$ cat design.v
module memory (
    input  wire        clk,
    input  wire        rst,          
    input  wire        we,           
    input  wire [3:0]  write_addr,   
    input  wire [3:0]  read_addr_1,  
    input  wire [3:0]  read_addr_2,  
    input  wire [15:0] write_data,   
    output wire [15:0] read_data_1,  
    output wire [15:0] read_data_2   
);
    reg [15:0] RAM [0:15];
    integer i;
    assign read_data_1 = RAM[read_addr_1];
    assign read_data_2 = RAM[read_addr_2];
    always @(posedge clk) begin
        if (rst) begin
            for (i = 0; i < 16; i = i + 1) begin
                RAM[i] <= 16'd0;
            end
        end else if (we) begin
            RAM[write_addr] <= write_data;
        end
    end
endmodule
module module_alu (
    input  wire [2:0]  opcode,
    input  wire signed [15:0] operand_a,
    input  wire signed [15:0] operand_b,
    output reg  signed [15:0] result
);
    localparam OP_LOAD  = 3'b000;
    localparam OP_ADD   = 3'b001;
    localparam OP_ADDI  = 3'b010;
    localparam OP_SUB   = 3'b011;
    localparam OP_SUBI  = 3'b100;
    localparam OP_MUL   = 3'b101;
    localparam OP_CLEAR = 3'b110;
    localparam OP_DSPLY = 3'b111; 
    always @(*) begin
        case (opcode)
            OP_LOAD:  result = operand_b;         
            OP_ADD:   result = operand_a + operand_b;
            OP_ADDI:  result = operand_a + operand_b;
            OP_SUB:   result = operand_a - operand_b;
            OP_SUBI:  result = operand_a - operand_b;
            OP_MUL:   result = operand_a * operand_b;
            OP_CLEAR: result = 16'd0;             
            OP_DSPLY: result = operand_a;         
            default:  result = 16'd0;
        endcase
    end
endmodule
module module_mini_cpu (
    input  wire        clk,                                    
    input  wire        rst,
    input  wire        button_power,    
    input  wire        button_send,     
    input  wire [17:0] switches,     
    output reg         system_reset_out,     
    output reg         show_splash_req, 
    output reg         force_blank_req, 
    output reg         lcd_start,
    output reg [2:0]   lcd_opcode,
    output reg [3:0]   lcd_reg_index,
    output reg [15:0]  lcd_value,
    input  wire        lcd_busy
);
    localparam [2:0] OP_LOAD    = 3'b000;
    localparam [2:0] OP_ADD     = 3'b001;
    localparam [2:0] OP_ADDI    = 3'b010;
    localparam [2:0] OP_SUB     = 3'b011;
    localparam [2:0] OP_SUBI    = 3'b100;
    localparam [2:0] OP_MUL     = 3'b101;
    localparam [2:0] OP_CLEAR   = 3'b110;
    localparam [2:0] OP_DISPLAY = 3'b111;
    wire [2:0] op_code      = switches[17:15];
    wire [3:0] reg_dest     = switches[14:11];  
    wire [3:0] reg_source_1 = switches[10:7];   
    wire [3:0] reg_source_2 = switches[6:3];    
    wire [6:0] immediate_raw  = switches[6:0]; 
    wire       immediate_sign = immediate_raw[6];
    wire [5:0] immediate_mag  = immediate_raw[5:0];
    reg  memory_write_enable;
    reg  [15:0] memory_write_data;
    wire [15:0] memory_read_1, memory_read_2;
    reg  [15:0] alu_input_a, alu_input_b;
    wire signed [15:0] alu_result;
    reg clear_instruction_signal; 
    wire memory_reset = system_reset_out || clear_instruction_signal;
    wire [3:0] read_address_1;
    assign read_address_1 = (op_code == OP_DISPLAY) ? reg_dest : reg_source_1;
    wire signed [15:0] immediate_extended;
    assign immediate_extended = (immediate_sign) ? -{10'd0, immediate_mag} : {10'd0, immediate_mag};
    reg btn_send_last, btn_power_last;
    wire send_released  = (btn_send_last == 1'b1 && button_send == 1'b0);
    wire power_released = (btn_power_last == 1'b1 && button_power == 1'b0);
    always @(posedge clk) begin
        btn_send_last  <= button_send;
        btn_power_last <= button_power;
    end
    memory mem_unit (
        .clk(clk), 
        .rst(memory_reset), 
        .we(memory_write_enable), 
        .write_addr(reg_dest), 
        .write_data(memory_write_data),
        .read_addr_1(read_address_1),
        .read_addr_2(reg_source_2),
        .read_data_1(memory_read_1), 
        .read_data_2(memory_read_2)
    );
    module_alu alu_unit (
        .opcode(op_code), 
        .operand_a(alu_input_a), 
        .operand_b(alu_input_b), 
        .result(alu_result)
    );
    localparam STATE_OFF        = 0, 
               STATE_WAIT_BOOT  = 1, 
               STATE_SPLASH     = 2, 
               STATE_IDLE       = 3, 
               STATE_EXECUTE    = 4, 
               STATE_LATCH      = 5, 
               STATE_SHUTDOWN   = 6, 
               STATE_UPDATE_LCD = 7, 
               STATE_WAIT_LCD   = 8;
    reg [3:0] current_state;
    reg [15:0] wait_timer; 
    always @(posedge clk) begin
        clear_instruction_signal <= 0; 
        if (rst) begin
            current_state <= STATE_OFF;
            system_reset_out <= 1;
            memory_write_enable <= 0;
            lcd_start <= 0;
            show_splash_req <= 0;
            force_blank_req <= 0;
            wait_timer <= 0;
        end else
        case (current_state)
            STATE_OFF: begin
                system_reset_out <= 1; 
                memory_write_enable <= 0; 
                lcd_start <= 0; 
                show_splash_req <= 0; 
                force_blank_req <= 0; 
                wait_timer <= 0;
                if (power_released) begin 
                    system_reset_out <= 0; 
                    current_state <= STATE_WAIT_BOOT; 
                end
            end
            STATE_WAIT_BOOT: begin
                if (wait_timer < 1000) begin
                    wait_timer <= wait_timer + 1;
                end else if (!lcd_busy) begin
                    current_state <= STATE_SPLASH;
                end
            end
            STATE_SPLASH: begin 
                show_splash_req <= 1; 
                current_state <= STATE_UPDATE_LCD; 
            end
            STATE_IDLE: begin
                memory_write_enable <= 0; 
                lcd_start <= 0; 
                show_splash_req <= 0; 
                force_blank_req <= 0;
                if (power_released) begin
                    current_state <= STATE_SHUTDOWN;
                end else if (send_released) begin
                    current_state <= STATE_EXECUTE;
                end
            end
            STATE_SHUTDOWN: begin 
                force_blank_req <= 1; 
                current_state <= STATE_UPDATE_LCD; 
            end
            STATE_EXECUTE: begin
                case (op_code)
                    OP_LOAD: begin 
                        alu_input_a <= 0; 
                        alu_input_b <= immediate_extended; 
                    end 
                    OP_ADD, OP_SUB: begin 
                        alu_input_a <= memory_read_1; 
                        alu_input_b <= memory_read_2; 
                    end 
                    OP_ADDI, OP_SUBI, OP_MUL: begin 
                        alu_input_a <= memory_read_1; 
                        alu_input_b <= immediate_extended; 
                    end 
                    OP_CLEAR: begin 
                        alu_input_a <= 0; 
                        alu_input_b <= 0; 
                        clear_instruction_signal <= 1; 
                    end 
                    OP_DISPLAY: begin 
                        alu_input_a <= memory_read_1; 
                        alu_input_b <= 0; 
                    end 
                    default: begin alu_input_a <= 0; alu_input_b <= 0; end
                endcase
                current_state <= STATE_LATCH;
            end
            STATE_LATCH: begin
                if (op_code != OP_DISPLAY && op_code != OP_CLEAR) begin 
                    memory_write_enable <= 1; 
                    memory_write_data <= alu_result;
                end
                lcd_opcode <= op_code; 
                lcd_reg_index <= reg_dest; 
                lcd_value <= alu_result;
                current_state <= STATE_UPDATE_LCD;
            end
            STATE_UPDATE_LCD: begin 
                memory_write_enable <= 0; 
                lcd_start <= 1; 
                wait_timer <= 0; 
                current_state <= STATE_WAIT_LCD; 
            end
            STATE_WAIT_LCD: begin
                lcd_start <= 0; 
                if (wait_timer < 15) begin
                    wait_timer <= wait_timer + 1;
                end else if (!lcd_busy) begin
                    if (force_blank_req) current_state <= STATE_OFF;
                    else current_state <= STATE_IDLE;
                end
            end
        endcase
    end
endmodule
module lcd_init_hd44780 (
    input  wire        clk,
    input  wire        rst,
    input  wire        start,
    output reg         done,
    output reg  [7:0]  lcd_data,
    output reg         lcd_rs,
    output reg         lcd_rw,
    output reg         lcd_e
);
    localparam [7:0] CMD_FUNCTION_SET  = 8'h38;
    localparam [7:0] CMD_DISPLAY_ON    = 8'h0C;
    localparam [7:0] CMD_DISPLAY_CLEAR = 8'h01;
    localparam [7:0] CMD_ENTRY_MODE    = 8'h06;
    localparam integer NUM_CMDS = 4;
    localparam [31:0] DELAY_POWER_ON  = 32'd750_000;
    localparam [31:0] DELAY_STD_CMD   = 32'd2_000;
    localparam [31:0] DELAY_CLEAR_CMD = 32'd90_000;
    localparam [31:0] DELAY_PULSE_E   = 32'd50;
    localparam [2:0] S_IDLE=0, S_POWER_WAIT=1, S_SETUP=2, S_PULSE=3, S_WAIT=4, S_DONE=5;
    reg [2:0]  state, next_state;
    reg [31:0] delay_cnt, next_delay_cnt;
    reg [2:0]  cmd_idx, next_cmd_idx;
    reg [7:0] current_cmd;
    function [7:0] command_rom;
        input [2:0] idx;
        case (idx)
            3'd0: command_rom = CMD_FUNCTION_SET;
            3'd1: command_rom = CMD_DISPLAY_ON;
            3'd2: command_rom = CMD_DISPLAY_CLEAR;
            default: command_rom = CMD_ENTRY_MODE;
        endcase
    endfunction
    function [31:0] cmd_delay_rom;
        input [2:0] idx;
        case (idx)
            3'd2: cmd_delay_rom = DELAY_CLEAR_CMD;
            default: cmd_delay_rom = DELAY_STD_CMD;
        endcase
    endfunction
    always @(posedge clk or posedge rst) begin
        if (rst) begin
            state <= S_IDLE; delay_cnt <= 0; cmd_idx <= 0;
        end else begin
            state <= next_state; delay_cnt <= next_delay_cnt; cmd_idx <= next_cmd_idx;
        end
    end
    always @(*) begin
        next_state = state; next_delay_cnt = delay_cnt; next_cmd_idx = cmd_idx;
        case (state)
            S_IDLE: if (start) begin next_state = S_POWER_WAIT; next_delay_cnt = DELAY_POWER_ON; next_cmd_idx = 0; end
            S_POWER_WAIT: if (delay_cnt > 0) next_delay_cnt = delay_cnt - 1; else next_state = S_SETUP;
            S_SETUP: if (cmd_idx < NUM_CMDS) begin next_state = S_PULSE; next_delay_cnt = DELAY_PULSE_E; end else next_state = S_DONE;
            S_PULSE: if (delay_cnt > 0) next_delay_cnt = delay_cnt - 1; else begin next_state = S_WAIT; next_delay_cnt = cmd_delay_rom(cmd_idx); end
            S_WAIT: if (delay_cnt > 0) next_delay_cnt = delay_cnt - 1; else begin next_cmd_idx = cmd_idx + 1; next_state = S_SETUP; end
            S_DONE: next_state = S_DONE;
            default: next_state = S_IDLE;
        endcase
    end
    always @(*) begin
        lcd_data = 0; lcd_rs = 0; lcd_rw = 0; lcd_e = 0; done = 0;
        current_cmd = (cmd_idx < NUM_CMDS) ? command_rom(cmd_idx) : 8'h00;
        case (state)
            S_SETUP: begin lcd_data = current_cmd; end
            S_PULSE: begin lcd_data = current_cmd; lcd_e = 1; end
            S_WAIT:  begin lcd_data = current_cmd; end
            S_DONE:  begin done = 1; end
        endcase
    end
endmodule
module lcd_controller (
    input  wire        clk,
    input  wire        rst,
    input  wire        start_update,    
    input  wire        mode_splash,    
    input  wire        mode_blank,     
    input  wire [2:0]  instruction_opcode,     
    input  wire [3:0]  register_index,    
    input  wire signed [15:0] register_value, 
    output reg         busy_flag,          
    output wire [7:0] lcd_data,
    output wire       lcd_rs,
    output wire       lcd_rw,
    output wire       lcd_e
);
    wire init_done;
    reg  trigger_init;
    wire [7:0] init_data_bus;
    wire init_rs, init_rw, init_e;
    lcd_init_hd44780 lcd_init_inst (
        .clk(clk), .rst(rst), .start(trigger_init), .done(init_done),
        .lcd_data(init_data_bus), .lcd_rs(init_rs), .lcd_rw(init_rw), .lcd_e(init_e)
    );
    reg [7:0] write_data_bus;
    reg write_rs, write_e;
    assign lcd_data = (init_done) ? write_data_bus : init_data_bus;
    assign lcd_rs   = (init_done) ? write_rs       : init_rs;
    assign lcd_rw   = 1'b0;  
    assign lcd_e    = (init_done) ? write_e        : init_e;
    reg [7:0] lcd_buffer [0:31];  
    reg [15:0] absolute_value;
    reg [3:0]  digit_thou, digit_hund, digit_tens, digit_ones, digit_ten_thou; 
    integer i;
    function [39:0] get_opcode_string; 
        input [2:0] op;
        case(op)
            3'b000: get_opcode_string = "LOAD ";
            3'b001: get_opcode_string = "ADD  ";
            3'b010: get_opcode_string = "ADDI ";
            3'b011: get_opcode_string = "SUB  ";
            3'b100: get_opcode_string = "SUBI ";
            3'b101: get_opcode_string = "MUL  ";
            3'b110: get_opcode_string = "CLEAR"; 
            3'b111: get_opcode_string = "DPL  "; 
            default: get_opcode_string = "UNK  ";
        endcase
    endfunction
    reg [39:0] current_op_str;
    localparam S_IDLE        = 0, 
               S_FORMAT_TEXT = 1, 
               S_CMD_CLEAR   = 2, S_WAIT_CLEAR   = 3, 
               S_WRITE_LINE1 = 4, 
               S_CMD_NEWLINE = 5, S_WAIT_NEWLINE = 6, 
               S_WRITE_LINE2 = 7, 
               S_PULSE_EN    = 8; 
    reg [3:0] state;
    reg [3:0] return_state; 
    reg [31:0] delay_counter;
    reg [5:0] char_pointer;
    localparam DELAY_PULSE = 32'd50;     
    localparam DELAY_CHAR  = 32'd2500;   
    localparam DELAY_CMD   = 32'd80000;  
    always @(posedge clk or posedge rst) begin
        if (rst) begin
            state <= S_IDLE;
            trigger_init <= 0;
            busy_flag <= 1;
            write_e <= 0;
            write_rs <= 0;
            write_data_bus <= 8'h00;
            char_pointer <= 0;
        end else begin
            if (!trigger_init && !init_done) trigger_init <= 1;
            case (state)
                S_IDLE: begin
                    write_e <= 0;
                    if (init_done) begin
                        busy_flag <= 0;
                        if (start_update) begin
                            busy_flag <= 1;
                            state <= S_FORMAT_TEXT;
                        end
                    end
                end
                S_FORMAT_TEXT: begin
                    if (mode_blank) begin
                        for(i=0; i<32; i=i+1) lcd_buffer[i] = " "; 
                    end
                    else if (mode_splash) begin
                        lcd_buffer[0] = "-"; lcd_buffer[1] = "-"; 
                        lcd_buffer[2] = "-"; lcd_buffer[3] = "-";
                        for(i=4; i<10; i=i+1) lcd_buffer[i] = " ";
                        lcd_buffer[10] = "[";
                        lcd_buffer[11] = "0"; lcd_buffer[12] = "0";
                        lcd_buffer[13] = "0"; lcd_buffer[14] = "0";
                        lcd_buffer[15] = "]";
                        for(i=16; i<26; i=i+1) lcd_buffer[i] = " "; 
                        lcd_buffer[26] = "+";
                        for(i=27; i<32; i=i+1) lcd_buffer[i] = "0";
                    end 
                    else if (instruction_opcode == 3'b110) begin 
                        current_op_str = get_opcode_string(instruction_opcode); 
                        {lcd_buffer[0], lcd_buffer[1], lcd_buffer[2], lcd_buffer[3], lcd_buffer[4]} = current_op_str;
                        for(i=5; i<32; i=i+1) lcd_buffer[i] = " ";
                    end
                    else begin 
                        current_op_str = get_opcode_string(instruction_opcode);
                        {lcd_buffer[0], lcd_buffer[1], lcd_buffer[2], lcd_buffer[3], lcd_buffer[4]} = current_op_str;
                        for(i=5; i<10; i=i+1) lcd_buffer[i] = " ";
                        lcd_buffer[10] = "[";
                        lcd_buffer[11] = (register_index[3]) ? "1" : "0";
                        lcd_buffer[12] = (register_index[2]) ? "1" : "0";
                        lcd_buffer[13] = (register_index[1]) ? "1" : "0";
                        lcd_buffer[14] = (register_index[0]) ? "1" : "0";
                        lcd_buffer[15] = "]";
                        for(i=16; i<26; i=i+1) lcd_buffer[i] = " ";
                        if (register_value[15] == 1'b1) begin
                            lcd_buffer[26] = "-"; absolute_value = -register_value;
                        end else begin
                            lcd_buffer[26] = "+"; absolute_value = register_value;
                        end
                        digit_ten_thou = (absolute_value/10000)%10; 
                        digit_thou     = (absolute_value/1000)%10;
                        digit_hund     = (absolute_value/100)%10; 
                        digit_tens     = (absolute_value/10)%10; 
                        digit_ones     = absolute_value%10;
                        lcd_buffer[27] = {4'b0011, digit_ten_thou}; 
                        lcd_buffer[28] = {4'b0011, digit_thou};
                        lcd_buffer[29] = {4'b0011, digit_hund}; 
                        lcd_buffer[30] = {4'b0011, digit_tens};
                        lcd_buffer[31] = {4'b0011, digit_ones};
                    end
                    state <= S_CMD_CLEAR;
                end
                S_CMD_CLEAR: begin 
                    write_rs <= 0; write_data_bus <= 8'h01; write_e <= 1;
                    delay_counter <= DELAY_PULSE; state <= S_WAIT_CLEAR; 
                end
                S_WAIT_CLEAR: begin 
                    if (delay_counter > 0) begin delay_counter <= delay_counter - 1; if(delay_counter==DELAY_PULSE/2) write_e<=0; end 
                    else begin delay_counter <= DELAY_CMD; char_pointer <= 0; state <= S_WRITE_LINE1; end 
                end
                S_WRITE_LINE1: begin 
                    if (delay_counter > 0) delay_counter <= delay_counter - 1; 
                    else begin 
                        if (char_pointer < 16) begin 
                            write_rs <= 1; write_data_bus <= lcd_buffer[char_pointer];
                            write_e <= 1; delay_counter <= DELAY_CHAR; 
                            char_pointer <= char_pointer + 1; 
                            return_state <= S_WRITE_LINE1; state <= S_PULSE_EN; 
                        end else state <= S_CMD_NEWLINE; 
                    end 
                end
                S_CMD_NEWLINE: begin 
                    write_rs <= 0; write_data_bus <= 8'hC0; write_e <= 1;
                    delay_counter <= DELAY_PULSE; state <= S_WAIT_NEWLINE; 
                end
                S_WAIT_NEWLINE: begin 
                    if (delay_counter > 0) begin delay_counter <= delay_counter - 1; if(delay_counter==DELAY_PULSE/2) write_e<=0; end 
                    else begin delay_counter <= DELAY_CHAR; state <= S_WRITE_LINE2; end 
                end
                S_WRITE_LINE2: begin 
                    if (delay_counter > 0) delay_counter <= delay_counter - 1; 
                    else begin 
                        if (char_pointer < 32) begin 
                            write_rs <= 1; write_data_bus <= lcd_buffer[char_pointer];
                            write_e <= 1; delay_counter <= DELAY_CHAR; 
                            char_pointer <= char_pointer + 1; 
                            return_state <= S_WRITE_LINE2; state <= S_PULSE_EN; 
                        end else state <= S_IDLE; 
                    end 
                end
                S_PULSE_EN: begin 
                    if (delay_counter > 0) begin 
                        delay_counter <= delay_counter - 1; 
                        if(delay_counter == DELAY_PULSE/2) write_e <= 0; 
                    end else begin 
                        delay_counter <= DELAY_CHAR; state <= return_state; 
                    end 
                end
            endcase
        end
    end
endmodule
module DE2_115_Project_Top (
    input  wire        CLOCK_50,
    input  wire        RST,       
    input  wire [3:0]  KEY,       
    input  wire [17:0] SW,        
    output wire [7:0]  LCD_DATA,
    output wire        LCD_RS,
    output wire        LCD_RW,
    output wire        LCD_EN,
    output wire        LCD_ON,   
    output wire        LCD_BLON
);
    assign LCD_ON   = 1'b1;
    assign LCD_BLON = 1'b1;
    wire        cpu_lcd_start;
    wire [2:0]  cpu_lcd_opcode;
    wire [3:0]  cpu_lcd_reg_idx;
    wire [15:0] cpu_lcd_value;
    wire        lcd_is_busy;
    wire system_reset;          
    wire is_splash_screen;  
    wire is_shutdown_screen;  
    wire button_power = !KEY[0];
    wire button_send  = !KEY[1];
    module_mini_cpu cpu (
        .clk(CLOCK_50),
        .rst(RST),
        .button_power(button_power),
        .button_send(button_send),
        .switches(SW),
        .system_reset_out(system_reset),
        .show_splash_req(is_splash_screen),
        .force_blank_req(is_shutdown_screen),
        .lcd_start(cpu_lcd_start),
        .lcd_opcode(cpu_lcd_opcode),
        .lcd_reg_index(cpu_lcd_reg_idx),
        .lcd_value(cpu_lcd_value),
        .lcd_busy(lcd_is_busy)
    );
    lcd_controller display_ctrl (
        .clk(CLOCK_50),
        .rst(system_reset),         
        .start_update(cpu_lcd_start),
        .mode_splash(is_splash_screen),
        .mode_blank(is_shutdown_screen),
        .instruction_opcode(cpu_lcd_opcode),
        .register_index(cpu_lcd_reg_idx),
        .register_value(cpu_lcd_value),
        .busy_flag(lcd_is_busy),
        .lcd_data(LCD_DATA),
        .lcd_rs(LCD_RS),
        .lcd_rw(LCD_RW),
        .lcd_e(LCD_EN)
    );
endmodule
$ cat run.sh
#!/bin/bash
# the make line also repeats each setting of config.mk as NAME=value (left out here)
make -C /OpenROAD-flow-scripts/flow DESIGN_CONFIG=/design/flow/config.mk WORK_HOME=/design/flow/orfs CLKGATE_MAP_FILE= finish
$ cat config.mk
export PLATFORM = sky130hd
export DESIGN_NAME = DE2_115_Project_Top
export DESIGN_NICKNAME = DE2_115_Project_Top
export VERILOG_FILES = /design/flow/design.v
export SDC_FILE = /design/flow/constraint.sdc
export NUM_CORES = 4
export LEC_CHECK = 0
export ABC_AREA = 0
export CAP_MARGIN = 20
export CORE_MARGIN = 8
export CORE_UTILIZATION = 43
export CTS_CLUSTER_SIZE = 96
export MAX_ROUTING_LAYER = met5
export PLACE_DENSITY_LB_ADDON = 0.2
export SETUP_SLACK_MARGIN = 2.9
export SLEW_MARGIN = 15
export TNS_END_PERCENT = 75
$ cat constraint.sdc
create_clock -name core_clock -period 10.8 [get_ports {CLOCK_50}]
set_input_delay 2.1600 -clock core_clock [delete_from_list [all_inputs] [get_ports {CLOCK_50}]]
set_output_delay 2.1600 -clock core_clock [all_outputs]
set_load 0.01 [all_outputs]
==> results.cfg, run 1 <==
; yosys + openroad results
[synthesis]
aoi_share_pct = 14.0
async_flop_share_pct = 12.1
synthFlopType = edfxtp_1
synth_area_leader_cell = edfxtp_1
ys_area_um2 = 36700
yosys_warnings = 6
yosysUniqueCellTypes = 121
mux_share_pct = 10.6
syn_area_um2 = 36700
yosysCellCount = 3513
xor_share_pct = 4.28
synthTopLogicFamily = simple AND/OR/NAND/NOR gates
top_cells_by_area = edfxtp_1, mux4_2, and2_1, fa_1, dfrtp_1
top_cells_by_count = edfxtp_1, and2_1, nand2_1
synth_adder_area_share_pct = 8.67
top_cell_area_share_pct = 33.4
ys_seq_share_pct = 40.5
simple_gate_share_pct = 17.7
postSynthCellCount = 3513
edf_count = 408
ys.flops = 522
postSynthAreaPerCell_um2 = 10.4
top_cell = edfxtp_1

[worst_setup_path]
path_max_fanout = 8
crit_end = display_ctrl.lcd_buffer[29][1]
start_kind = flip-flop
slowest_delay_ps = 570
cpMostUsedCell = buf_4
cp-end-kind = flip-flop
path_depth = 35
r2r_slack_ps = 2780
r2r_cells = 35
worstPathArrival_ps = 8490
crit_start = cpu.lcd_value[0]
reg2reg_from = cpu.lcd_value[0]
required_ps = 11270
path_class = flip-flop to flip-flop
critPathSlowestCell = or4_4
reg2reg_to = display_ctrl.lcd_buffer[29][1]
critPathTopFamily = AND-OR/OR-AND gates
path_buffers = 7

[final_timing]
fin_crit_sh_pct = 74.3
tns_ps = 0
rsz0062_at_grt = true
finClkSkew_ps = 105
hold_violations = 0
relSlewSlack_pct = 27.5
drv_slew = 0
hold_slack_ps = 464
setup_violations = 0
finalCriticalPeriod_ps = 8020
maxClockFrequency_mhz = 125
worst_pin_slew_ps = 1090

[placement]
portBuffers = 31
gp_congestion = 0.871
hpwl_um = 68400

[cts]
cts.sinks = 522
cts-root-buf = clkbuf_16
clk_path_buf_depth = 3
h-tree-depth = 2
cts-hold-fix-buffers = 0
cts_made_buffers = 59
clock_latency_ps = 690
cts_tree = done
clkTransAtPathRegs_ps = 60

[power]
maxPowerGroup = registers
comb-power_mw = 0.283
finalPower_mw = 4.55
powerDensity_nw_per_um2 = 109
swShare_pct = 22.6
p_clk_mw = 2.05
p_sw_mw = 1.03
p_int_mw = 3.52
p_comb_share_pct = 6.2
p_leak_nw = 16.4
p_clk_share_pct = 44.9
power_frac_seq_pct = 48.9
seq-power_mw = 2.23
ir_drop_mv = 0.164

[global_routing]
grt_use_met1_pct = 28.0
gr-usage-all-layers_pct = 20.6
antenna_found_initial = 2
grt_max_degree = 64
grt_pass1_wl_um = 157000
busiest_layer = met2
grt_pass1_vias = 27113
grt_util_met3_pct = 2.83
overflow = 0
gr-usage-met2_pct = 34.4

[run]
drv_cap = 0
warning_count = 52

[final_layout]
area_delta_synth_final_pct = 14.2
combGateArea_um2 = 21300
fillers = 7713
fin_nets = 3788
register_area_um2 = 14900

[min_path]
hp-class = flip-flop to flip-flop
min-delay-start = cpu.btn_send_last
hold_depth = 2
holdPathEnd = cpu.current_state[2]

[routing]
wirelength_um = 99700
drt_iter0_markers = 2317
drtAntennaViolNets = 0
dr_total_vias = 27635
drc_errors = 0
post_drt_wl_per_cell_um = 20.9
first_pass_iters = 5
via_per_inst = 5.80

[floorplan]
die_area_um2 = 95000
die_h_um = 308
placementRows = 107
ios = 37
die_w_um = 308
core-area_um2 = 84900
fp_util_pct = 43.2

[outcome]
status = timing/DRC/antenna clean
[routing by layer]
layer | up-vias | wire length (um)
met3 | 145 | 5400
met1 | 13705 | 43900
met2 | 819 | 48100
met4 | 0 | 2340
met5 | - | 0
li1 | 12966 | -
[layout make-up]
cell class              instances  share of cell area [%]
diodes                          1                 0.00597
clock buffers                  78                    3.77
clock inverters                33                   0.985
inverters                     188                    1.70
multi-input cells            2595                    50.9
flip-flops and latches        522                    35.4
well taps                    1144                    3.42
repair buffers                200                    3.80
[stage by stage]
stage	std cells	cell area (um^2)	util (%)	setup slack (ps)
after CTS	4728	41400	48.7	2860
after global routing	4760	41900	49.4	2400
after floorplan	3514	36900	-	2870
final	4761	41900	49.4	2780
after global placement	4555	38500	45.3	1610
after detailed placement	4558	38500	45.4	1550
[what timing repair did]
item,CTS,global route
cloned,0,1
gates resized,88,51
buffers inserted,59,27
endpoints found under the setup margin,12,15
pin swaps,61,56
==> run 2: changes to the inputs <==
- ABC_AREA: 0 -> 1
- CORE_MARGIN: 8 -> 2
- CORE_UTILIZATION: 43 -> 72
- CTS_CLUSTER_DIAMETER: unset -> 250
- CTS_CLUSTER_SIZE: 96 -> unset
- MAX_ROUTING_LAYER: met5 -> unset
- PLACE_DENSITY: unset -> 0.35
- PLACE_DENSITY_LB_ADDON: 0.2 -> unset
- SETUP_SLACK_MARGIN: 2.9 -> 1.98
- SLEW_MARGIN: 15 -> 20
- TNS_END_PERCENT: 75 -> unset
- clock period: 10.8 -> 6.82 ns (I/O delays scaled with it)
==> run 2 against run 1 <==
Against the previous run: now fails the layout checks on negative setup slack; worst hold slack got worse by 26 ps; sequential power rose by about 60%; clock skew fell by 38 ps; non-clock buffer count rose by 149; maximum frequency rose by 4.5%; clock-buffer cell count fell by 4; combinational power rose by 130%; critical path type unchanged; largest cell class unchanged.
==> results.cfg, run 2 <==
; yosys + openroad results
[outcome]
status = failed layout checks
so_faults = negative setup slack

[routing]
drt_iter0_markers = 5940
first_pass_iters = 10
drc_errors = 0
wirelength_um = 127000
dr_total_vias = 36624
post_drt_wl_per_cell_um = 23.1
drtAntennaViolNets = 0
via_per_inst = 6.65

[floorplan]
die_area_um2 = 52100
core-area_um2 = 49900
fp_util_pct = 72.6
ios = 37
die_w_um = 228
placementRows = 82
die_h_um = 228

[worst_setup_path]
cpMostUsedCell = nand2_4
required_ps = 7180
path_max_fanout = 6
slowest_delay_ps = 430
path_depth = 57
start_kind = flip-flop
r2r_cells = 57
cp-end-kind = flip-flop
worstPathArrival_ps = 8030
crit_start = cpu.lcd_value[6]
path_buffers = 11
reg2reg_from = cpu.lcd_value[6]
critPathSlowestCell = edfxtp_1
critPathTopFamily = simple AND/OR/NAND/NOR gates
reg2reg_to = display_ctrl.lcd_buffer[31][2]
crit_end = display_ctrl.lcd_buffer[31][2]
path_class = flip-flop to flip-flop
r2r_slack_ps = -860

[synthesis]
top_cells_by_count = nor2_1, nand2_1, inv_1
async_flop_share_pct = 12.1
synth_area_leader_cell = edfxtp_1
postSynthAreaPerCell_um2 = 7.92
ys_seq_share_pct = 41.0
ys.flops = 522
yosysUniqueCellTypes = 80
syn_area_um2 = 36200
top_cell = nor2_1
yosys_warnings = 6
ys_area_um2 = 36200
top_cell_area_share_pct = 33.8
aoi_share_pct = 14.6
simple_gate_share_pct = 23.2
top_cells_by_area = edfxtp_1, nor2_1, nand2_1, inv_1, o21ai_0
postSynthCellCount = 4572
xor_share_pct = 3.03
synthFlopType = edfxtp_1
synth_adder_area_share_pct = 8.50
mux_share_pct = 0
edf_count = 408
synthTopLogicFamily = simple AND/OR/NAND/NOR gates
yosysCellCount = 4572

[global_routing]
grt_max_degree = 82
overflow = 0
antenna_found_initial = 8
grt_pass1_vias = 33370
grt_pass1_wl_um = 176000
gr-usage-all-layers_pct = 42.7

[final_timing]
fin_crit_sh_pct = 113
setup_ws_ps = -856
maxClockFrequency_mhz = 130
finalCriticalPeriod_ps = 7680
finClkSkew_ps = 67.6
rsz0062_at_grt = true
drv_slew = 0
relSlewSlack_pct = 15.7
worst_pin_slew_ps = 1260
hold_violations = 0
setup_violations = 16

[power]
seq-power_mw = 3.57
finalPower_mw = 7.08
comb-power_mw = 0.648
p_clk_mw = 2.86
p_int_mw = 5.28
powerDensity_nw_per_um2 = 165
maxPowerGroup = registers
power_frac_seq_pct = 50.4
p_leak_nw = 19.1
p_clk_share_pct = 40.4
p_sw_mw = 1.80
ir_drop_mv = 0.252
swShare_pct = 25.4
p_comb_share_pct = 9.2

[cts]
cts_tree = done
clock_latency_ps = 650
cts-hold-fix-buffers = 0
cts-root-buf = clkbuf_16
clkTransAtPathRegs_ps = 70
h-tree-depth = 2
cts_made_buffers = 53
cts.sinks = 522
clk_path_buf_depth = 3

[final_layout]
register_area_um2 = 14900
area_delta_synth_final_pct = 18.6
final_util_pct = 86.1
fillers = 2607
combGateArea_um2 = 19700
fin_nets = 5010
stdcell_count = 5511
finalInstanceArea_um2 = 42900

[placement]
portBuffers = 31
dp.cells = 5193
hpwl_um = 69600
gp_congestion = 0.983
placed_area_um2 = 37700
place_ws_ps = -254

[min_path]
holdPathEnd = cpu.wait_timer[11]
min-delay-start = cpu.wait_timer[11]
hp-class = flip-flop to flip-flop
hold_depth = 2

[run]
drv_cap = 0
warning_count = 54
## run 2: per-stage QoR
step                hold slack, ps  TNS [ps]
floorplan                      390         0
global route                   450    -17010
detailed placement             429     -1700
finish                         437     -9030
CTS                            440         0
global placement               411     -34.0
## run 2: repair_timing
action / 4_1_cts / 5_1_grt
resized: 211 / 239
setup endpoints to repair: 38 / 40
buffers inserted: 171 / 41
pin swaps: 171 / 167
## run 2: final cells by class
cell class | instances | area share, %
Timing Repair Buffer | 349 | 7.01
Clock inverter | 25 | 0.522
Sequential cell | 522 | 34.6
Multi-Input combinational cell | 3136 | 45.9
Antenna cell | 7 | 0.0408
Tap cell | 672 | 1.96
Clock buffer | 74 | 3.42
Inverter | 726 | 6.52
## run 2: routing by layer
layer	vias to the layer above	wire, um	GRT usage [%]
li1	15536	-	-
met1	16548	41500	54.4
met4	4	11600	25.4
met3	1122	18500	9.39
met2	3414	55600	67.5
met5	-	27	0
==> run 3: changes to the inputs <==
- CELL_PAD_IN_SITES_GLOBAL_PLACEMENT: unset -> 0
- CORE_ASPECT_RATIO: unset -> 0.92
- CTS_CLUSTER_DIAMETER: 250 -> 66
- CTS_CLUSTER_SIZE: unset -> 81
- GPL_ROUTABILITY_DRIVEN: unset -> 1
- MAX_ROUTING_LAYER: unset -> met4
- PLACE_DENSITY: 0.35 -> unset
- PLACE_DENSITY_LB_ADDON: unset -> 0.06
- SETUP_SLACK_MARGIN: 1.98 -> 2.02
- SLEW_MARGIN: 20 -> 40
- clock period: 6.82 -> 6.83 ns (I/O delays scaled with it)
==> run 3 against run 2 <==
Against the previous run: the layout still fails its checks (negative setup slack); area after synthesis stayed put; non-clock buffer count is 43 lower; setup slack better by 310 ps; sequential power hardly changed; combinational power is 3.5% lower; core utilization is 1.8 points lower; cell count is 2.3% lower; critical path type unchanged.
==> results.cfg, run 3 <==
; yosys + openroad results
[outcome]
status = failed layout checks
so_faults = negative setup slack

[synthesis]
aoi_share_pct = 14.6
postSynthAreaPerCell_um2 = 7.92
yosysCellCount = 4572
top_cells_by_area = edfxtp_1, nor2_1, nand2_1, inv_1, o21ai_0
yosys_warnings = 6
synthTopLogicFamily = simple AND/OR/NAND/NOR gates
top_cells_by_count = nor2_1, nand2_1, inv_1
ys_seq_share_pct = 41.0
ys.flops = 522
async_flop_share_pct = 12.1
top_cell = nor2_1
syn_area_um2 = 36200
mux_share_pct = 0
edf_count = 408
synth_area_leader_cell = edfxtp_1
synthFlopType = edfxtp_1
synth_adder_area_share_pct = 8.50
postSynthCellCount = 4572
top_cell_area_share_pct = 33.8
xor_share_pct = 3.03
yosysUniqueCellTypes = 80
ys_area_um2 = 36200
simple_gate_share_pct = 23.2

[global_routing]
overflow = 0
antenna_found_initial = 2
grt_pass1_wl_um = 163000
grt_max_degree = 84
gr-usage-all-layers_pct = 41.1
grt_pass1_vias = 31454

[final_timing]
worst_pin_slew_ps = 1010
finalCriticalPeriod_ps = 7380
relSlewSlack_pct = 31.9
tns_ps = -4720
rsz0062_at_grt = true
hold_violations = 0
setup_violations = 11
fin_crit_sh_pct = 108
setup_ws_ps = -549
drv_slew = 0
hold_slack_ps = 427
maxClockFrequency_mhz = 136
finClkSkew_ps = 63.3

[min_path]
holdPathEnd = display_ctrl.lcd_init_inst.state[0]
hp-class = flip-flop to flip-flop
min-delay-start = display_ctrl.trigger_init
hold_depth = 1

[cts]
cts-root-buf = clkbuf_16
cts.sinks = 522
clk_path_buf_depth = 3
clkTransAtPathRegs_ps = 120
clock_latency_ps = 630
cts_tree = done
h-tree-depth = 1
cts_made_buffers = 27

[worst_setup_path]
cpMostUsedCell = nand2_4
r2r_cells = 65
slowest_delay_ps = 440
worstPathArrival_ps = 7820
cp-end-kind = flip-flop
reg2reg_from = cpu.lcd_value[3]
path_buffers = 11
critPathTopFamily = simple AND/OR/NAND/NOR gates
crit_start = cpu.lcd_value[3]
reg2reg_to = display_ctrl.lcd_buffer[31][3]
path_max_fanout = 5
start_kind = flip-flop
required_ps = 7270
path_depth = 65
path_class = flip-flop to flip-flop
crit_end = display_ctrl.lcd_buffer[31][3]
r2r_slack_ps = -550
critPathSlowestCell = edfxtp_1

[power]
powerDensity_nw_per_um2 = 151
p_int_mw = 4.57
p_leak_nw = 18.6
p_sw_mw = 1.73
ir_drop_mv = 0.230
p_clk_share_pct = 33.7
p_clk_mw = 2.12
maxPowerGroup = registers
comb-power_mw = 0.625
seq-power_mw = 3.56
power_frac_seq_pct = 56.4
swShare_pct = 27.5
p_comb_share_pct = 9.9

[placement]
portBuffers = 31
placed_area_um2 = 37600
gp_congestion = 0.958
place_ws_ps = -252
hpwl_um = 66800

[final_layout]
fin_nets = 4941
finalInstanceArea_um2 = 41700
area_delta_synth_final_pct = 15.3
final_util_pct = 84.4

[floorplan]
ios = 37
die_w_um = 238
core-area_um2 = 49500
die_h_um = 219
die_area_um2 = 52100
placementRows = 78
fp_util_pct = 73.2

[routing]
drt_iter0_markers = 4747
route.met2.wl_um = 52300
via_per_inst = 6.40
post_drt_wl_per_cell_um = 21.1
highest_layer = met4
wirelength_um = 114000
met3_length_um = 14300
dr_total_vias = 34418
drtAntennaViolNets = 0
first_pass_iters = 7
drc_errors = 0
met1Wirelength_um = 39100

[run]
drv_cap = 0
warning_count = 52
-- run 3: final cells by class --
class                   count  area (um^2)
well taps                 640          801
flip-flops and latches    522        14900
clock buffers              28          689
clock inverters            21          395
inverters                 726         2780
multi-input cells        3136        19500
diodes                      3         7.51
repair buffers            306         2670
fillers                  2838         7730
-- run 3: metal layers --
| metal | GRT usage, % | up-vias |
|---|---|---|
| met5 | - | - |
| met4 | 22.1 | 0 |
| met3 | 6.43 | 699 |
| met2 | 65.5 | 2541 |
| met1 | 50.9 | 15824 |
| li1 | - | 15354 |
-- run 3: repair_timing --
| item | CTS | global route |
|---|---|---|
| buffers inserted | 115 | 67 |
| hold buffers | 0 | 0 |
| endpoints found under the setup margin | 33 | 32 |
| gates cloned | 2 | 0 |
| gates resized | 156 | 209 |
| pin swaps | 114 | 157 |
-- run 3: through the flow --
step	power [mW]	instances
floorplan	3.97	4573
global placement	4.17	5145
detailed placement	4.19	5145
CTS	6.25	5311
global route	6.45	5380
finish	6.31	5382
==> run 4: changes to the inputs <==
- CAP_MARGIN: 20 -> 10
- CELL_PAD_IN_SITES_DETAIL_PLACEMENT: unset -> 2
- CELL_PAD_IN_SITES_GLOBAL_PLACEMENT: 0 -> 1
- CORE_ASPECT_RATIO: 0.92 -> 1.11
- CORE_UTILIZATION: 72 -> 58
- CTS_CLUSTER_DIAMETER: 66 -> 235
- CTS_CLUSTER_SIZE: 81 -> 94
- GPL_TIMING_DRIVEN: unset -> 1
- HOLD_SLACK_MARGIN: unset -> -0.09
- MIN_ROUTING_LAYER: unset -> met2
- PLACE_DENSITY_LB_ADDON: 0.06 -> 0.19
- SETUP_SLACK_MARGIN: 2.02 -> unset
- SLEW_MARGIN: 40 -> 35
- TNS_END_PERCENT: unset -> 50
- clock period: 6.83 -> 10.6 ns (I/O delays scaled with it)
==> run 4 against run 3 <==
Against the previous run: the run now fails in 3_5_place_dp; area after synthesis unchanged; synthesized cell count unchanged; die area up 24%.
==> results.cfg, run 4 <==
; generated from flow reports
[outcome]
status = aborted with a tool error
lastStage = 3_5_place_dp
error = [ERROR DPL-0033] detailed placement checks failed during check placement.

[synthesis]
ys_seq_share_pct = 41.0
top_cell_area_share_pct = 33.8
top_cells_by_area = edfxtp_1, nor2_1, nand2_1, inv_1, o21ai_0
ys_area_um2 = 36200
yosysCellCount = 4572
postSynthCellCount = 4572
edf_count = 408
synthTopLogicFamily = simple AND/OR/NAND/NOR gates
synth_adder_area_share_pct = 8.50
syn_area_um2 = 36200
xor_share_pct = 3.03
synth_area_leader_cell = edfxtp_1
mux_share_pct = 0
yosys_warnings = 6
simple_gate_share_pct = 23.2
top_cells_by_count = nor2_1, nand2_1, inv_1
yosysUniqueCellTypes = 80
top_cell = nor2_1
async_flop_share_pct = 12.1
postSynthAreaPerCell_um2 = 7.92
aoi_share_pct = 14.6
synthFlopType = edfxtp_1
ys.flops = 522

[floorplan]
die_w_um = 241
placementRows = 96
core-area_um2 = 61700
die_h_um = 267
ios = 37
fp_util_pct = 58.7
die_area_um2 = 64500

[placement]
portBuffers = 31
gp_congestion = 0.940
==> run 5: changes to the inputs <==
- CAP_MARGIN: 10 -> 20
- CELL_PAD_IN_SITES_DETAIL_PLACEMENT: 2 -> unset
- CELL_PAD_IN_SITES_GLOBAL_PLACEMENT: 1 -> 0
- CORE_ASPECT_RATIO: 1.11 -> 0.57
- CORE_UTILIZATION: 58 -> 72
- CTS_CLUSTER_DIAMETER: 235 -> 169
- CTS_CLUSTER_SIZE: 94 -> unset
- GPL_TIMING_DRIVEN: 1 -> unset
- HOLD_SLACK_MARGIN: -0.09 -> unset
- MAX_ROUTING_LAYER: met4 -> unset
- MIN_ROUTING_LAYER: met2 -> unset
- PLACE_DENSITY_LB_ADDON: 0.19 -> 0.06
- SLEW_MARGIN: 35 -> 40
- TNS_END_PERCENT: 50 -> unset
- clock period: 10.6 -> 6.99 ns (I/O delays scaled with it)
==> run 5 against run 4 <==
Against the previous run: the layout now fails its checks (negative setup slack); synthesized cell count stayed put; die area down 19%; area after synthesis unchanged.
==> results.cfg, run 5 <==
; yosys + openroad results
[power]
finalPower_mw = 7.00
comb-power_mw = 0.634
power_frac_seq_pct = 49.7
ir_drop_mv = 0.244
p_comb_share_pct = 9.1
p_leak_nw = 18.3
seq-power_mw = 3.48
powerDensity_nw_per_um2 = 170
p_sw_mw = 1.76
swShare_pct = 25.2
maxPowerGroup = registers
p_clk_share_pct = 41.2
p_clk_mw = 2.88
p_int_mw = 5.23

[final_layout]
finalInstanceArea_um2 = 41100
area_delta_synth_final_pct = 13.5
fillers = 2901
fin_nets = 4877

[cts]
clkTransAtPathRegs_ps = 70
h-tree-depth = 2
cts-hold-fix-buffers = 0
clk_path_buf_depth = 3
cts_tree = done
cts.sinks = 522
cts_made_buffers = 48
cts-root-buf = clkbuf_16
clock_latency_ps = 630

[synthesis]
top_cells_by_area = edfxtp_1, nor2_1, nand2_1, inv_1, o21ai_0
top_cell_area_share_pct = 33.8
async_flop_share_pct = 12.1
ys_seq_share_pct = 41.0
yosysUniqueCellTypes = 80
yosysCellCount = 4572
simple_gate_share_pct = 23.2
synth_adder_area_share_pct = 8.50
synthFlopType = edfxtp_1
synth_area_leader_cell = edfxtp_1
syn_area_um2 = 36200
mux_share_pct = 0
yosys_warnings = 6
postSynthAreaPerCell_um2 = 7.92
top_cells_by_count = nor2_1, nand2_1, inv_1
postSynthCellCount = 4572
synthTopLogicFamily = simple AND/OR/NAND/NOR gates
aoi_share_pct = 14.6
ys.flops = 522
ys_area_um2 = 36200
top_cell = nor2_1
xor_share_pct = 3.03
edf_count = 408

[floorplan]
ios = 37
die_h_um = 173
die_w_um = 301
fp_util_pct = 73.6
die_area_um2 = 52200
placementRows = 61
core-area_um2 = 49200

[worst_setup_path]
path_depth = 53
crit_end = display_ctrl.lcd_buffer[29][3]
worstPathArrival_ps = 7780
path_buffers = 9
reg2reg_from = cpu.lcd_value[1]
crit_start = cpu.lcd_value[1]
path_class = flip-flop to flip-flop
critPathTopFamily = simple AND/OR/NAND/NOR gates
path_max_fanout = 8
start_kind = flip-flop
required_ps = 7350
slowest_delay_ps = 450
r2r_cells = 53
cp-end-kind = flip-flop
reg2reg_to = display_ctrl.lcd_buffer[29][3]
critPathSlowestCell = edfxtp_1
cpMostUsedCell = nand2_2
r2r_slack_ps = -430

[global_routing]
grt_max_degree = 97
overflow = 0
gr-usage-all-layers_pct = 40.4
grt_pass1_vias = 30905
grt_pass1_wl_um = 165000
antenna_found_initial = 7

[routing]
wirelength_um = 115000
drc_errors = 0
dr_total_vias = 34609
drtAntennaViolNets = 0
first_pass_iters = 8
post_drt_wl_per_cell_um = 21.4
drt_iter0_markers = 6098
via_per_inst = 6.46

[final_timing]
worst_pin_slew_ps = 957
relSlewSlack_pct = 35.4
setup_ws_ps = -433
finalCriticalPeriod_ps = 7420
maxClockFrequency_mhz = 135
tns_ps = -3920
hold_violations = 0
fin_crit_sh_pct = 106
drv_slew = 0
rsz0062_at_grt = true
setup_violations = 11
finClkSkew_ps = 35.0

[run]
warning_count = 51
drv_cap = 0

[placement]
gp_congestion = 0.976
placed_area_um2 = 37600
hpwl_um = 73500
place_ws_ps = -154
portBuffers = 31

[outcome]
so_faults = negative setup slack
status = failed layout checks

[min_path]
hp-class = flip-flop to asynchronous set/reset pin
[run 5: per-stage QoR]
stage	hold WS [ps]	instances	utilization [%]
2_1_floorplan	390	4573	-
3_3_place_gp	327	5193	76.3
3_5_place_dp	329	5193	76.4
4_1_cts	336	5299	80.5
5_1_grt	378	5357	83.5
6_report	328	5360	83.5
[run 5: cell type report]
class                           count  area, um^2  share of cell area, %
Inverter                          726        2780                   6.76
Tap cell                          661         827                   2.01
Clock inverter                     30         413                   1.00
Clock buffer                       59        1290                   3.15
Antenna cell                        5        12.5                 0.0304
Sequential cell                   522       14900                   36.1
Multi-Input combinational cell   3136       19100                   46.6
Timing Repair Buffer              221        1770                   4.31
[run 5: repair_timing]
item | 4_1_cts | 5_1_grt
setup buffers | 17 | 55
resized | 46 | 238
endpoints found under the setup margin | 9 | 15
pin swaps | 30 | 139
[run 5: per-layer routing]
layer,GRT usage [%],vias to the layer above,part of all wire (%)
met5,3.75,-,0.30
met4,14.1,6,5.0
met3,14.2,637,17
met2,56.4,3031,40
met1,57.9,15692,37
li1,-,15243,-
==> run 6: changes to the inputs <==
- CORE_ASPECT_RATIO: 0.57 -> 0.92
- CTS_CLUSTER_DIAMETER: 169 -> 66
- CTS_CLUSTER_SIZE: unset -> 86
- SETUP_SLACK_MARGIN: unset -> 0.6
- SLEW_MARGIN: 40 -> 5
==> run 6 against run 5 <==
Against the previous run: the layout still fails its checks (negative setup slack); maximum frequency fell by 3.1%; sequential power barely moved; non-clock buffer count rose by 60.
==> results.cfg, run 6 <==
; yosys + openroad results
[synthesis]
synthTopLogicFamily = simple AND/OR/NAND/NOR gates
ys.flops = 522
syn_area_um2 = 36200
top_cells_by_count = nor2_1, nand2_1, inv_1
postSynthAreaPerCell_um2 = 7.92
postSynthCellCount = 4572
top_cell_area_share_pct = 33.8
edf_count = 408
synth_adder_area_share_pct = 8.50
aoi_share_pct = 14.6
mux_share_pct = 0
synth_area_leader_cell = edfxtp_1
xor_share_pct = 3.03
synthFlopType = edfxtp_1
async_flop_share_pct = 12.1
yosysCellCount = 4572
ys_area_um2 = 36200
ys_seq_share_pct = 41.0
top_cells_by_area = edfxtp_1, nor2_1, nand2_1, inv_1, o21ai_0
yosysUniqueCellTypes = 80
top_cell = nor2_1
yosys_warnings = 6
simple_gate_share_pct = 23.2

[final_timing]
worst_pin_slew_ps = 1260
relSlewSlack_pct = 14.6
setup_ws_ps = -669
finClkSkew_ps = 49.1
hold_slack_ps = 438
setup_violations = 11
hold_violations = 0
maxClockFrequency_mhz = 131
finalCriticalPeriod_ps = 7660
drv_slew = 0
rsz0062_at_grt = true
fin_crit_sh_pct = 110

[global_routing]
grt_pass1_vias = 30444
antenna_found_initial = 5
grt_max_degree = 89
gr-usage-all-layers_pct = 38.0
grt_pass1_wl_um = 157000
overflow = 0

[worst_setup_path]
start_kind = flip-flop
slowest_delay_ps = 430
worstPathArrival_ps = 8020
path_class = flip-flop to flip-flop
path_max_fanout = 6
path_buffers = 8
critPathTopFamily = simple AND/OR/NAND/NOR gates
cp-end-kind = flip-flop
r2r_slack_ps = -670
cpMostUsedCell = nand2_2
required_ps = 7350
r2r_cells = 62
reg2reg_to = display_ctrl.lcd_buffer[30][2]
crit_start = cpu.lcd_value[12]
reg2reg_from = cpu.lcd_value[12]
crit_end = display_ctrl.lcd_buffer[30][2]
critPathSlowestCell = edfxtp_1
path_depth = 62

[run]
warning_count = 52
drv_cap = 0

[min_path]
hold_depth = 1
min-delay-start = display_ctrl.trigger_init
hp-class = flip-flop to flip-flop
holdPathEnd = display_ctrl.lcd_init_inst.state[0]

[power]
p_sw_mw = 1.61
p_clk_share_pct = 33.1
p_leak_nw = 18.3
p_int_mw = 4.45
p_clk_mw = 2.01
comb-power_mw = 0.579
maxPowerGroup = registers
powerDensity_nw_per_um2 = 148
swShare_pct = 26.5
p_comb_share_pct = 9.6
seq-power_mw = 3.48
finalPower_mw = 6.06
ir_drop_mv = 0.274
power_frac_seq_pct = 57.4

[floorplan]
die_h_um = 219
die_w_um = 238
fp_util_pct = 73.2
placementRows = 78
ios = 37
core-area_um2 = 49500
die_area_um2 = 52100

[routing]
post_drt_wl_per_cell_um = 20.3
wirelength_um = 109000
first_pass_iters = 9
dr_total_vias = 33916
drt_iter0_markers = 4435
drc_errors = 0
via_per_inst = 6.32
drtAntennaViolNets = 0

[cts]
cts_tree = done
h-tree-depth = 1
clk_path_buf_depth = 3
cts_made_buffers = 28
cts.sinks = 522
clock_latency_ps = 630
cts-root-buf = clkbuf_16
clkTransAtPathRegs_ps = 120

[outcome]
status = failed layout checks
so_faults = negative setup slack

[placement]
portBuffers = 31
gp_congestion = 0.979
hpwl_um = 66600

[final_layout]
fin_nets = 4917
fillers = 2983
area_delta_synth_final_pct = 12.7
-- run 6: final cells by class --
type	count	area [um^2]	area share, %
multi-input combinational	3136	19100	46.8
clock inverter	21	278	0.681
antenna	6	15.0	0.0368
sequential	522	14900	36.4
inverter	726	2790	6.83
clock buffer	31	733	1.80
tap	640	801	1.96
timing repair buffer	281	2260	5.55
-- run 6: timing repair --
item | in CTS | in global routing
endpoints found under the hold margin | 0 | 0
pin swaps | 94 | 126
endpoints found under the setup margin | 12 | 22
cloned | 0 | 0
gates resized | 111 | 172
setup buffers | 90 | 81
hold buffers | 0 | 0
-- run 6: layer usage --
metal  wire length (um)  track usage [%]
met1              38700             49.2
met3              13100             5.97
met2              49600             62.8
met4               7380             18.7
met5                 28                0
-- run 6: per-stage QoR --
step,instance area (um^2),TNS (ps),std cells,utilization (%),worst slack [ps]
global route,40800,-14690,5358,82.5,-1600
CTS,39500,0,5275,79.8,110
finish,40800,-6630,5363,82.5,-669
detailed placement,37300,-1240,5133,75.4,-256
floorplan,36300,0,4573,-,534
global placement,37300,0,5133,75.4,37.8
==> run 7: changes to the inputs <==
- ABC_AREA: 1 -> unset
- CELL_PAD_IN_SITES_GLOBAL_PLACEMENT: 0 -> unset
- CORE_ASPECT_RATIO: 0.92 -> unset
- CORE_UTILIZATION: 72 -> 64
- CTS_CLUSTER_DIAMETER: 66 -> unset
- CTS_CLUSTER_SIZE: 86 -> unset
- GPL_ROUTABILITY_DRIVEN: 1 -> unset
- PLACE_DENSITY_LB_ADDON: 0.06 -> unset
- SETUP_SLACK_MARGIN: 0.6 -> unset
- SLEW_MARGIN: 5 -> 20
- clock period: 6.99 -> 8.21 ns (I/O delays scaled with it)
==> run 7 against run 6 <==
Against the previous run: the run now finishes clean; largest power group unchanged; first-iteration DRC count is 28% lower; global-route usage is 3.5 points lower; cell count is 19% lower; cell area is 0.27% higher; synthesized cell count is 23% lower; total power is 4.5% lower.
==> results.cfg, run 7 <==
; yosys + openroad results
[routing]
drtAntennaViolNets = 0
drt_iter0_markers = 3196
drc_errors = 0
post_drt_wl_per_cell_um = 23.5
via_per_inst = 6.62
wirelength_um = 102000
first_pass_iters = 6
dr_total_vias = 28855

[power]
comb-power_mw = 0.390
p_comb_share_pct = 6.7
p_leak_nw = 16.3
ir_drop_mv = 0.183
p_sw_mw = 1.30
power_frac_seq_pct = 50.6
seq-power_mw = 2.93
p_clk_share_pct = 42.6
powerDensity_nw_per_um2 = 141
p_int_mw = 4.48
finalPower_mw = 5.79
maxPowerGroup = registers
p_clk_mw = 2.47
swShare_pct = 22.5

[synthesis]
ys_seq_share_pct = 40.5
postSynthAreaPerCell_um2 = 10.4
postSynthCellCount = 3513
synthFlopType = edfxtp_1
ys.flops = 522
yosysCellCount = 3513
top_cell = edfxtp_1
synth_adder_area_share_pct = 8.67
edf_count = 408
synth_area_leader_cell = edfxtp_1
ys_area_um2 = 36700
yosys_warnings = 6
top_cell_area_share_pct = 33.4
mux_share_pct = 10.6
async_flop_share_pct = 12.1
top_cells_by_area = edfxtp_1, mux4_2, and2_1, fa_1, dfrtp_1
syn_area_um2 = 36700
simple_gate_share_pct = 17.7
top_cells_by_count = edfxtp_1, and2_1, nand2_1
synthTopLogicFamily = simple AND/OR/NAND/NOR gates
aoi_share_pct = 14.0
yosysUniqueCellTypes = 121
xor_share_pct = 4.28

[min_path]
hp-class = flip-flop to asynchronous set/reset pin

[final_layout]
area_delta_synth_final_pct = 11.5
fin_nets = 3782

[global_routing]
grt_max_degree = 68
antenna_found_initial = 5
grt_pass1_wl_um = 159000
overflow = 0
gr-usage-all-layers_pct = 34.5
grt_pass1_vias = 28244

[cts]
clk_path_buf_depth = 3
cts_made_buffers = 56
clock_latency_ps = 620
cts.sinks = 522
clkTransAtPathRegs_ps = 60
cts_tree = done
cts-hold-fix-buffers = 0
cts-root-buf = clkbuf_16
h-tree-depth = 2

[floorplan]
die_w_um = 243
core-area_um2 = 56500
ios = 37
fp_util_pct = 65.0
placementRows = 87
die_area_um2 = 59300
die_h_um = 243

[run]
warning_count = 52
drv_cap = 0

[final_timing]
drv_slew = 0
relSlewSlack_pct = 21.6
hold_violations = 0
maxClockFrequency_mhz = 124
fin_crit_sh_pct = 98.3
worst_pin_slew_ps = 1170
tns_ps = 0
rsz0062_at_grt = true
finClkSkew_ps = 31.1
setup_violations = 0
finalCriticalPeriod_ps = 8070

[worst_setup_path]
required_ps = 8670
cp-end-kind = flip-flop
r2r_cells = 35
reg2reg_from = cpu.lcd_value[1]
path_max_fanout = 6
slowest_delay_ps = 480
r2r_slack_ps = 140
worstPathArrival_ps = 8530
crit_end = display_ctrl.lcd_buffer[31][2]
crit_start = cpu.lcd_value[1]
path_buffers = 3
path_depth = 35
reg2reg_to = display_ctrl.lcd_buffer[31][2]
path_class = flip-flop to flip-flop
critPathSlowestCell = o41a_4
critPathTopFamily = AND-OR/OR-AND gates
start_kind = flip-flop

[outcome]
status = timing/DRC/antenna clean

[placement]
hpwl_um = 70700
gp_congestion = 0.949
portBuffers = 31
-- run 7: area by class of cell --
cell class,instances,area [um^2]
fillers,3962,15600
repair buffers,198,1590
well taps,756,946
diodes,1,2.50
clock buffers,75,1520
flip-flops and latches,522,14900
clock inverters,27,262
multi-input cells,2594,21000
inverters,188,706
-- run 7: metrics by stage --
| stage | setup WS [ps] | instance area [um^2] | std cells | util (%) | hold slack, ps |
|---|---|---|---|---|---|
| floorplan | 47.5 | 36700 | 3514 | - | 431 |
| global placement | 74.2 | 38200 | 4224 | 67.7 | 241 |
| detailed placement | -110 | 38200 | 4224 | 67.7 | 247 |
| CTS | 26.0 | 40100 | 4328 | 70.9 | 255 |
| global route | -136 | 40900 | 4360 | 72.4 | 275 |
| finish | 141 | 40900 | 4361 | 72.4 | 237 |
-- run 7: repair_timing --
item                                    in CTS  in global routing
endpoints found under the setup margin       7                 14
pin swaps                                    3                 60
gates resized                                5                111
setup buffers                                2                 30
-- run 7: routing by layer --
layer,GRT usage [%],up-vias,routed length (um)
met5,0,-,36
met4,13.8,6,4500
met3,6.22,274,10100
met2,53.8,1475,46500
met1,48.3,14145,41200
li1,-,12955,-
==> run 8: changes to the inputs <==
- CORE_UTILIZATION: 64 -> 31
- clock period: 8.21 -> 29.9 ns (I/O delays scaled with it)
==> run 8 against run 7 <==
Against the previous run: area after synthesis unchanged; sequential share of layout area grew 0.38 points; cell area fell by 1.0%; first-iteration DRC count fell by 12%; worst hold slack improved by 140 ps; clock skew down 7.4 ps; combinational power decreased by 73%; die area increased by 100%; synthesized cell count did not move; register-to-register slack better by 20000 ps; critical endpoint is now cpu.lcd_value[15]; highest routed layer unchanged.
==> results.cfg, run 8 <==
; yosys + openroad results
[cts]
cts-hold-fix-buffers = 0
clkTransAtPathRegs_ps = 70
post_cts_buffers = 0
ctsResizeCount = 0
cts-root-buf = clkbuf_16
clock_latency_ps = 640
cts.sinks = 522
clk_path_buf_depth = 3
cts_tree = done
h-tree-depth = 2
cts_made_buffers = 52

[worst_setup_path]
cpMostUsedCell = a21o_1
cp-end-kind = flip-flop
reg2reg_from = cpu.lcd_value[0]
r2r_slack_ps = 19710
slowest_delay_ps = 730
start_kind = input pin
critPathTopFamily = AND-OR/OR-AND gates
path_depth = 27
worstPathArrival_ps = 11100
r2r_cells = 33
path_class = input pin to flip-flop
crit_start = SW[15]
critPathSlowestCell = clkdlybuf4s50_1
path_buffers = 2
path_max_fanout = 15
reg2reg_to = display_ctrl.lcd_buffer[31][2]
crit_end = cpu.lcd_value[15]
required_ps = 30280

[final_timing]
finalCriticalPeriod_ps = 10720
worst_pin_slew_ps = 1100
finClkSkew_ps = 23.7
relSlewSlack_pct = 26.4
rsz0062_at_grt = false
hold_violations = 0
setup_violations = 0
maxClockFrequency_mhz = 93.3
tns_ps = 0
drv_slew = 0
fin_crit_sh_pct = 35.8

[min_path]
hp-class = flip-flop to asynchronous set/reset pin

[final_layout]
final_util_pct = 34.4
fillers = 11575
fin_nets = 3675
finalInstanceArea_um2 = 40500
area_delta_synth_final_pct = 10.3

[global_routing]
gr-usage-all-layers_pct = 16.9
grt_max_degree = 63
grt_pass1_vias = 26887
antenna_found_initial = 5
overflow = 0
busiest_layer = met2
grt_util_met3_pct = 3.03
gr-usage-met2_pct = 27.3
grt_use_met1_pct = 22.7
grt_pass1_wl_um = 160000

[placement]
gp_congestion = 0.884
hpwl_um = 70100
placed_area_um2 = 38700
portBuffers = 31

[routing]
post_drt_wl_per_cell_um = 20.6
via_per_inst = 5.49
drc_errors = 0
wirelength_um = 104000
drt_iter0_markers = 2822
drtAntennaViolNets = 0
first_pass_iters = 6
dr_total_vias = 27639

[floorplan]
fp_util_pct = 31.2
placementRows = 126
ios = 37
core-area_um2 = 118000
die_w_um = 348
die_area_um2 = 121000
die_h_um = 348

[power]
p_sw_mw = 0.369
seq-power_mw = 0.803
maxPowerGroup = registers
powerDensity_nw_per_um2 = 39.3
power_frac_seq_pct = 50.4
p_int_mw = 1.22
ir_drop_mv = 0.0545
p_clk_mw = 0.683
swShare_pct = 23.2
p_leak_nw = 15.6
comb-power_mw = 0.106
p_comb_share_pct = 6.7
p_clk_share_pct = 42.9

[outcome]
status = timing/DRC/antenna clean

[synthesis]
xor_share_pct = 4.28
edf_count = 408
synthTopLogicFamily = simple AND/OR/NAND/NOR gates
postSynthAreaPerCell_um2 = 10.4
top_cells_by_area = edfxtp_1, mux4_2, and2_1, fa_1, dfrtp_1
synthFlopType = edfxtp_1
syn_area_um2 = 36700
top_cells_by_count = edfxtp_1, and2_1, nand2_1
yosysCellCount = 3513
async_flop_share_pct = 12.1
ys_area_um2 = 36700
yosysUniqueCellTypes = 121
postSynthCellCount = 3513
synth_adder_area_share_pct = 8.67
simple_gate_share_pct = 17.7
aoi_share_pct = 14.0
ys.flops = 522
synth_area_leader_cell = edfxtp_1
ys_seq_share_pct = 40.5
mux_share_pct = 10.6
top_cell_area_share_pct = 33.4
top_cell = edfxtp_1
yosys_warnings = 6

[run]
warning_count = 49
drv_cap = 0
[run 8: through the flow]
step	worst slack (ps)	power (mW)	hold WS (ps)	std cells
after CTS	19200	1.60	389	5032
after global routing	18620	1.64	425	5033
final	19180	1.59	372	5035
after floorplan	19570	0.885	431	3514
after detailed placement	18550	0.924	381	4934
after global placement	18540	0.922	385	4933
[run 8: cell type report]
cell class / instances / area (um^2) / area share (%)
multi-input combinational: 2594 / 20500 / 50.6
sequential: 522 / 14900 / 36.7
tap: 1536 / 1920 / 4.75
clock buffer: 66 / 1400 / 3.45
timing repair buffer: 95 / 783 / 1.93
inverter: 188 / 706 / 1.74
clock inverter: 32 / 340 / 0.840
antenna: 2 / 5.00 / 0.0124
[run 8: per-layer routing]
metal  vias up  wire [um]
li1      12760          -
met4         2       3360
met3       195       7890
met5         -         13
met2      1003      48000
met1     13679      44300
==> run 9: changes to the inputs <==
- CAP_MARGIN: 20 -> 25
- CELL_PAD_IN_SITES_GLOBAL_PLACEMENT: unset -> 0
- CORE_MARGIN: 2 -> 9
- CORE_UTILIZATION: 31 -> 50
- GPL_TIMING_DRIVEN: unset -> 1
- HOLD_SLACK_MARGIN: unset -> 0.17
- MAX_ROUTING_LAYER: unset -> met4
- PLACE_DENSITY_LB_ADDON: unset -> 0.2
- SETUP_SLACK_MARGIN: unset -> 1.65
- TNS_END_PERCENT: unset -> 60
- clock period: 29.9 -> 6.87 ns (I/O delays scaled with it)
==> run 9 against run 8 <==
Against the previous run: combinational power increased to 4.3 times the previous value; sequential power increased to 4.4 times the previous value; the layout now fails its checks (negative setup slack); sequential cell count unchanged; largest cell class unchanged; cell area increased by 9.8%; via count increased by 7.7%; total power increased to 4.3 times the previous value; non-clock buffer count increased by 428; worst hold slack improved by 83 ps; area after synthesis unchanged; clock-buffer cell count decreased by 2; die area decreased by 31%; setup slack got worse by 20000 ps.
==> results.cfg, run 9 <==
; yosys + openroad results
[synthesis]
simple_gate_share_pct = 17.7
aoi_share_pct = 14.0
mux_share_pct = 10.6
edf_count = 408
async_flop_share_pct = 12.1
top_cells_by_area = edfxtp_1, mux4_2, and2_1, fa_1, dfrtp_1
top_cell = edfxtp_1
postSynthCellCount = 3513
synth_adder_area_share_pct = 8.67
synthFlopType = edfxtp_1
synth_area_leader_cell = edfxtp_1
ys_area_um2 = 36700
top_cells_by_count = edfxtp_1, and2_1, nand2_1
postSynthAreaPerCell_um2 = 10.4
yosysCellCount = 3513
synthTopLogicFamily = simple AND/OR/NAND/NOR gates
yosys_warnings = 6
xor_share_pct = 4.28
syn_area_um2 = 36700
ys_seq_share_pct = 40.5
ys.flops = 522
yosysUniqueCellTypes = 121
top_cell_area_share_pct = 33.4

[final_timing]
worst_pin_slew_ps = 1020
drv_slew = 0
hold_violations = 0
maxClockFrequency_mhz = 129
relSlewSlack_pct = 31.7
setup_violations = 11
finalCriticalPeriod_ps = 7770
rsz0062_at_grt = true
setup_ws_ps = -897
fin_crit_sh_pct = 113
finClkSkew_ps = 32.0

[worst_setup_path]
reg2reg_from = cpu.lcd_value[5]
r2r_slack_ps = -900
path_depth = 32
path_max_fanout = 7
cp-end-kind = flip-flop
worstPathArrival_ps = 8200
crit_start = cpu.lcd_value[5]
critPathTopFamily = AND-OR/OR-AND gates
path_buffers = 1
critPathSlowestCell = or4_4
start_kind = flip-flop
slowest_delay_ps = 580
path_class = flip-flop to flip-flop
required_ps = 7300
crit_end = display_ctrl.lcd_buffer[31][2]
reg2reg_to = display_ctrl.lcd_buffer[31][2]
r2r_cells = 32

[placement]
place_ws_ps = -1190
portBuffers = 31
gp_congestion = 0.915
hpwl_um = 75600
placed_area_um2 = 40500

[cts]
cts_tree = done
clkTransAtPathRegs_ps = 60
cts-root-buf = clkbuf_16
h-tree-depth = 2
cts_made_buffers = 51
clock_latency_ps = 610
cts.sinks = 522
clk_path_buf_depth = 3

[floorplan]
core-area_um2 = 72100
fp_util_pct = 50.9
die_w_um = 289
die_h_um = 289
ios = 37
placementRows = 98
die_area_um2 = 83500

[global_routing]
grt_pass1_vias = 29934
overflow = 0
grt_pass1_wl_um = 166000
antenna_found_initial = 2
gr-usage-all-layers_pct = 25.6
grt_max_degree = 65

[outcome]
so_faults = negative setup slack
status = failed layout checks

[power]
swShare_pct = 22.4
p_clk_share_pct = 42.2
p_int_mw = 5.31
powerDensity_nw_per_um2 = 154
ir_drop_mv = 0.186
p_sw_mw = 1.53
maxPowerGroup = registers
seq-power_mw = 3.50
power_frac_seq_pct = 51.1
p_comb_share_pct = 6.7
comb-power_mw = 0.459
p_clk_mw = 2.89
p_leak_nw = 18.0

[min_path]
hp-class = flip-flop to flip-flop
min-delay-start = cpu.current_state[4]
hold_depth = 2
holdPathEnd = cpu.force_blank_req

[routing]
post_drt_wl_per_cell_um = 21.8
drc_errors = 0
wirelength_um = 106000
first_pass_iters = 8
drtAntennaViolNets = 0
via_per_inst = 6.11
dr_total_vias = 29755
n_antenna_cell = 0
drt_iter0_markers = 2462

[run]
warning_count = 52
drv_cap = 0

[final_layout]
fin_nets = 4102
area_delta_synth_final_pct = 21.2
finalInstanceArea_um2 = 44500
-- run 9: final cells by class --
type,instances,area (um^2)
Tap cell,950,1190
Sequential cell,522,14900
Clock buffer,64,1420
Inverter,188,706
Multi-Input combinational cell,2594,21700
Timing Repair Buffer,523,4280
Fill cell,5740,27600
Clock inverter,30,302
-- run 9: stage by stage --
step	hold WS, ps	std cells	power (mW)	setup TNS (ps)	util [%]
4_1_cts	446	4843	6.87	-7600	60.5
5_1_grt	486	4871	7.04	-12970	61.7
3_3_place_gp	460	4648	4.00	-9580	56.0
2_1_floorplan	431	3514	3.85	-9510	-
3_5_place_dp	463	4660	4.01	-11880	56.2
6_report	455	4871	6.84	-8680	61.7
-- run 9: timing repair --
item	4_1_cts	5_1_grt
setup endpoints to repair	32	31
resized	155	141
gates cloned	0	0
hold buffers	0	0
pin swaps	130	123
hold endpoints to repair	0	0
buffers inserted	89	25
-- run 9: layer usage --
metal	GRT usage [%]	vias to the layer above	share of wire (%)
li1	-	13610	-
met1	33.1	14811	42
met2	42.5	1124	49
met3	2.85	210	6.0
met4	7.38	0	3.0
met5	-	-	0
No activity file was given, so power comes from the tool's default toggle rates.
